Setup of MS:
Design iir_variable_filter, start of the top module:
module iir_variable_filter
#(
    parameter DATA_IN_WIDTH  = 16,
    parameter DATA_OUT_WIDTH = 32,
    parameter TAP_WIDTH      = 16,
    parameter FF_TAP_COUNT   = 4,
    parameter FB_TAP_COUNT   = 3,
    parameter NUM_LP_FILTERS = 20
)
(
    input  wire                               clk,
    input  wire                               reset_n,
    input  wire        [8:0]                  filter_index,
    input  wire signed [DATA_IN_WIDTH-1:0]    data_in,
    output wire signed [DATA_OUT_WIDTH-1:0]   data_out
);
    wire [FF_TAP_COUNT*TAP_WIDTH-1:0] B_flat;
    wire [FB_TAP_COUNT*TAP_WIDTH-1:0] A_flat;
    coeff_selector #(
        .TAP_WIDTH(TAP_WIDTH),
        .FF_TAP_COUNT(FF_TAP_COUNT),
        .FB_TAP_COUNT(FB_TAP_COUNT),
        .NUM_LP_FILTERS(NUM_LP_FILTERS)
    ) coeff_sel (
        .filter_index(filter_index),
        .B_flat(B_flat),
        .A_flat(A_flat)
    );
    iir_filter #(
        .DATA_IN_WIDTH(DATA_IN_WIDTH),
        .DATA_OUT_WIDTH(DATA_OUT_WIDTH),
        .TAP_WIDTH(TAP_WIDTH),
        .FF_TAP_COUNT(FF_TAP_COUNT),
        .FB_TAP_COUNT(FB_TAP_COUNT)
    ) IIR (
        .clk(clk),
        .reset_n(reset_n),
        .data_in(data_in),
        .data_out(data_out),
        .B_flat(B_flat),
        .A_flat(A_flat)
    );
endmodule
Size in the first run: about 8,000 cells after synthesis, about 120 flip-flops.
==> flow/config.mk <==
export PLATFORM = sky130hd
export DESIGN_NAME = iir_variable_filter
export DESIGN_NICKNAME = iir_variable_filter
export VERILOG_FILES = /design/flow/design.v
export SDC_FILE = /design/flow/constraint.sdc
export NUM_CORES = 4
export LEC_CHECK = 0
export CAP_MARGIN = 20
export CORE_MARGIN = 2
export CORE_UTILIZATION = 40
export CTS_CLUSTER_DIAMETER = 395
export CTS_CLUSTER_SIZE = 100
export SLEW_MARGIN = 20
export TNS_END_PERCENT = 70
==> flow/constraint.sdc <==
create_clock -name core_clock -period 15.0 [get_ports {clk}]
set_input_delay 3.0000 -clock core_clock [delete_from_list [all_inputs] [get_ports {clk}]]
set_output_delay 3.0000 -clock core_clock [all_outputs]
set_load 0.01 [all_outputs]
run.sh (not shown) runs the stock make flow with config.mk's settings and CLKGATE_MAP_FILE=.
Here is what was changed in the inputs of TR compared with MS.
- CAP_MARGIN now 0, was 20
- TNS_END_PERCENT now 5, was 70
- CORE_MARGIN now 4, was 2
- CTS_CLUSTER_DIAMETER now 393, was 395
- GPL_ROUTABILITY_DRIVEN now 0, previously not set
- CORE_UTILIZATION now 63, was 40
- CTS_CLUSTER_SIZE now 98, was 100
- CORE_ASPECT_RATIO now 0.5, previously not set
[summary]
Reported for TR and MS, worst-case reg-to-reg path depth turned out identical to the last digit. The run showing the smaller utilization is MS. Per the comparison of TR with MS, post-route minimum period went down by 12 ps. Re wire length after detailed routing: TR is 3.8% down on MS. Going from MS to TR, the first-iteration DRC count was found to have gone up by 69%. Comparing MS with TR, the highest clock frequency the design can meet came out essentially unchanged. When TR is measured against MS, its via count turns out about 2.5% higher.

* * *

Starting RTL as in the previous note.
Settings: LEC_CHECK=0, CAP_MARGIN=35, CELL_PAD_IN_SITES_GLOBAL_PLACEMENT=1, CORE_ASPECT_RATIO=0.55, CORE_MARGIN=6, CORE_UTILIZATION=49, CTS_CLUSTER_DIAMETER=137, GPL_ROUTABILITY_DRIVEN=1, GPL_TIMING_DRIVEN=1, HOLD_SLACK_MARGIN=-0.07, MAX_ROUTING_LAYER=met4, MIN_ROUTING_LAYER=met1, PLACE_DENSITY_LB_ADDON=0.0, SETUP_SLACK_MARGIN=-1.39, SLEW_MARGIN=25, TNS_END_PERCENT=95; clock period 22.1 ns.
Change:
CAP_MARGIN = 20   (was 35)
CELL_PAD_IN_SITES_GLOBAL_PLACEMENT = default   (was 1)
CORE_ASPECT_RATIO = default   (was 0.55)
CTS_CLUSTER_DIAMETER = default   (was 137)
GPL_ROUTABILITY_DRIVEN = default   (was 1)
HOLD_SLACK_MARGIN = 0.24   (was -0.07)
SETUP_SLACK_MARGIN = 3.56   (was -1.39)
SLEW_MARGIN = 5   (was 25)
TNS_END_PERCENT = 25   (was 95)
clock period = 16.8 ns   (was 22.1 ns; I/O delays follow)
Outcome: Area after synthesis stays the same. Global-route usage falls by 3.4 points. Core utilization rises by 1.8 points. Via count shrinks slightly. Worst setup slack is worse by 1.5 ns. Cell area rose by a few percent. Sequential cell count does not change. Die size stays flat. Non-clock buffer count rose by 176. Synthesized cell count does not change.
Change:
CAP_MARGIN = 40   (was 20)
CORE_ASPECT_RATIO = 0.5   (was default)
CORE_UTILIZATION = 58   (was 49)
CTS_CLUSTER_DIAMETER = 168   (was default)
CTS_CLUSTER_SIZE = 98   (was default)
GPL_ROUTABILITY_DRIVEN = 0   (was default)
PLACE_DENSITY_LB_ADDON = default   (was 0.0)
SETUP_SLACK_MARGIN = default   (was 3.56)
TNS_END_PERCENT = 10   (was 25)
=> The changed run produced a clean layout; utilization goes up by 7.6 points; synthesized cell count does not change; non-clock buffer count goes down by 140; global-route usage goes up by 3.9 points; first-iteration DRC count goes up by about 50%.
Change:
ABC_AREA = 1   (was default)
CAP_MARGIN = 15   (was 40)
CORE_ASPECT_RATIO = default   (was 0.5)
CORE_MARGIN = 2   (was 6)
CORE_UTILIZATION = 72   (was 58)
CTS_CLUSTER_DIAMETER = 235   (was 168)
CTS_CLUSTER_SIZE = default   (was 98)
GPL_ROUTABILITY_DRIVEN = default   (was 0)
HOLD_SLACK_MARGIN = -0.05   (was 0.24)
TNS_END_PERCENT = 25   (was 10)
clock period = 9.66 ns   (was 16.8 ns; I/O delays follow)
Outcome: This time the run finished but failed the layout checks on setup timing. Utilization is higher by 21 points. Final cell count is higher by roughly a tenth. Synthesized area is lower slightly. Setup slack got worse by 3.1 ns. Non-clock buffer count is higher by 727. Final area is higher by a little under a tenth.
Change:
CAP_MARGIN = 20   (was 15)
CORE_UTILIZATION = 70   (was 72)
CTS_CLUSTER_DIAMETER = 227   (was 235)
GPL_TIMING_DRIVEN = default   (was 1)
HOLD_SLACK_MARGIN = -0.09   (was -0.05)
MAX_ROUTING_LAYER = default   (was met4)
MIN_ROUTING_LAYER = default   (was met1)
SLEW_MARGIN = 20   (was 5)
TNS_END_PERCENT = default   (was 25)
=> The changed run completed and failed the layout checks on setup timing; final area hardly moves; global-route usage decreases by 2.6 points; via count decreases by 2.1%; flip-flop count stays the same; sequential share of layout area is about the same; non-clock buffer count decreases by 3; critical path depth increases by 6; register-to-register slack improves by 0.12 ns.
Change:
ABC_AREA = default   (was 1)
CORE_UTILIZATION = 9   (was 70)
CTS_CLUSTER_DIAMETER = default   (was 227)
HOLD_SLACK_MARGIN = default   (was -0.09)
clock period = 16.0 ns   (was 9.66 ns; I/O delays follow)
Effect:
- The new run produced a clean layout
- design area increases by about 6%
- die size went up to 7.7 times its value
- sequential share of layout area fell by 0.21 points
- synthesized cell count drops by 6.8%
- final cell count grows by 76%
- synthesized area came out higher by 0.63%
- wire length fell by 18%

* * *

## run 1
iir_variable_filter again, from the RTL that the note above started with.
Design iir_variable_filter, start of the top module:
module iir_variable_filter
#(
    parameter DATA_IN_WIDTH  = 16,
    parameter DATA_OUT_WIDTH = 32,
    parameter TAP_WIDTH      = 16,
    parameter FF_TAP_COUNT   = 4,
    parameter FB_TAP_COUNT   = 3,
    parameter NUM_LP_FILTERS = 20
)
(
    input  wire                               clk,
    input  wire                               reset_n,
    input  wire        [8:0]                  filter_index,
    input  wire signed [DATA_IN_WIDTH-1:0]    data_in,
    output wire signed [DATA_OUT_WIDTH-1:0]   data_out
);
clock: 8.3 ns
lec_check: 0
abc_area: 1
cap_margin: 5
core_aspect_ratio: 0.68
core_margin: 2
core_utilization: 72
cts_cluster_diameter: 238
cts_cluster_size: 99
hold_slack_margin: -0.09
place_density: 0.62
setup_slack_margin: 2.16
slew_margin: 20
tns_end_percent: 5
Run 1 had finished all stages when the layout checks came back failing, citing negative setup slack.
### run 1 -> run 2
# run 1
export LEC_CHECK = 0
export ABC_AREA = 1
export CAP_MARGIN = 5
export CORE_ASPECT_RATIO = 0.68
export CORE_MARGIN = 2
export CORE_UTILIZATION = 72
export CTS_CLUSTER_DIAMETER = 238
export CTS_CLUSTER_SIZE = 99
export HOLD_SLACK_MARGIN = -0.09
export PLACE_DENSITY = 0.62
export SETUP_SLACK_MARGIN = 2.16
export SLEW_MARGIN = 20
export TNS_END_PERCENT = 5
create_clock -name core_clock -period 8.3 [get_ports {clk}]
# run 2
export LEC_CHECK = 0
export CAP_MARGIN = 10
export CORE_MARGIN = 2
export CORE_UTILIZATION = 72
export SLEW_MARGIN = 20
create_clock -name core_clock -period 13.0 [get_ports {clk}]
Findings:
Run 2 finished all stages; layout check result: FAIL, due to negative setup slack. From run 1 to run 2 the numbers moved as follows: HPWL after detailed placement dropped about 20%. Run 2: post-CTS clock slew at the launch and capture registers of the worst setup and hold paths higher than run 1. When the final numbers for run 2 and run 1 were put side by side, the die area turned out to be smaller in run 1. Of run 2 and run 1, the run reporting the lower post-synthesis cell count from yosys was run 2.
Here is what was changed in the inputs of run 3 compared with run 2.
# run 2
export LEC_CHECK = 0
export CAP_MARGIN = 10
export CORE_MARGIN = 2
export CORE_UTILIZATION = 72
export SLEW_MARGIN = 20
create_clock -name core_clock -period 13.0 [get_ports {clk}]
# run 3
export LEC_CHECK = 0
export CAP_MARGIN = 20
export CORE_MARGIN = 2
export CORE_UTILIZATION = 40
export SLEW_MARGIN = 20
create_clock -name core_clock -period 14.7 [get_ports {clk}]
Notes after the runs:
Both conditions hold for run 3: the flow ran to the end and the final layout passed the timing, DRC and antenna checks. Compared with run 2, run 3 shows area added between synthesis and finish lower by 0.53 points. Delay contributed by the slowest stage of the critical path delta (run 3 -> run 2): insignificant. Global-route usage over all layers in run 3 is 22 points lower than in run 2.
Setup changes, run 3 to run 4
# run 3
export LEC_CHECK = 0
export CAP_MARGIN = 20
export CORE_MARGIN = 2
export CORE_UTILIZATION = 40
export SLEW_MARGIN = 20
create_clock -name core_clock -period 14.7 [get_ports {clk}]
# run 4
export LEC_CHECK = 0
export CAP_MARGIN = 20
export CORE_MARGIN = 2
export CORE_UTILIZATION = 66
export SETUP_SLACK_MARGIN = 2.33
export SLEW_MARGIN = 20
create_clock -name core_clock -period 12.9 [get_ports {clk}]
## What came out
- Final checks on run 4, whose flow otherwise completed, came back failing, citing negative setup slack.
- Changes observed in run 4 relative to run 3: count of plain and timing-repair buffers in the layout up 192; cell area after layout saw an increase; sequential share of layout area was more or less identical; setup slack dropped 730 ps.
- When the final numbers for run 3 and run 4 were put side by side, the overall via count from detail_route turned out to be smaller in run 3.
- Compared with run 3, run 4 shows a higher buffer count from post-CTS setup fixing.
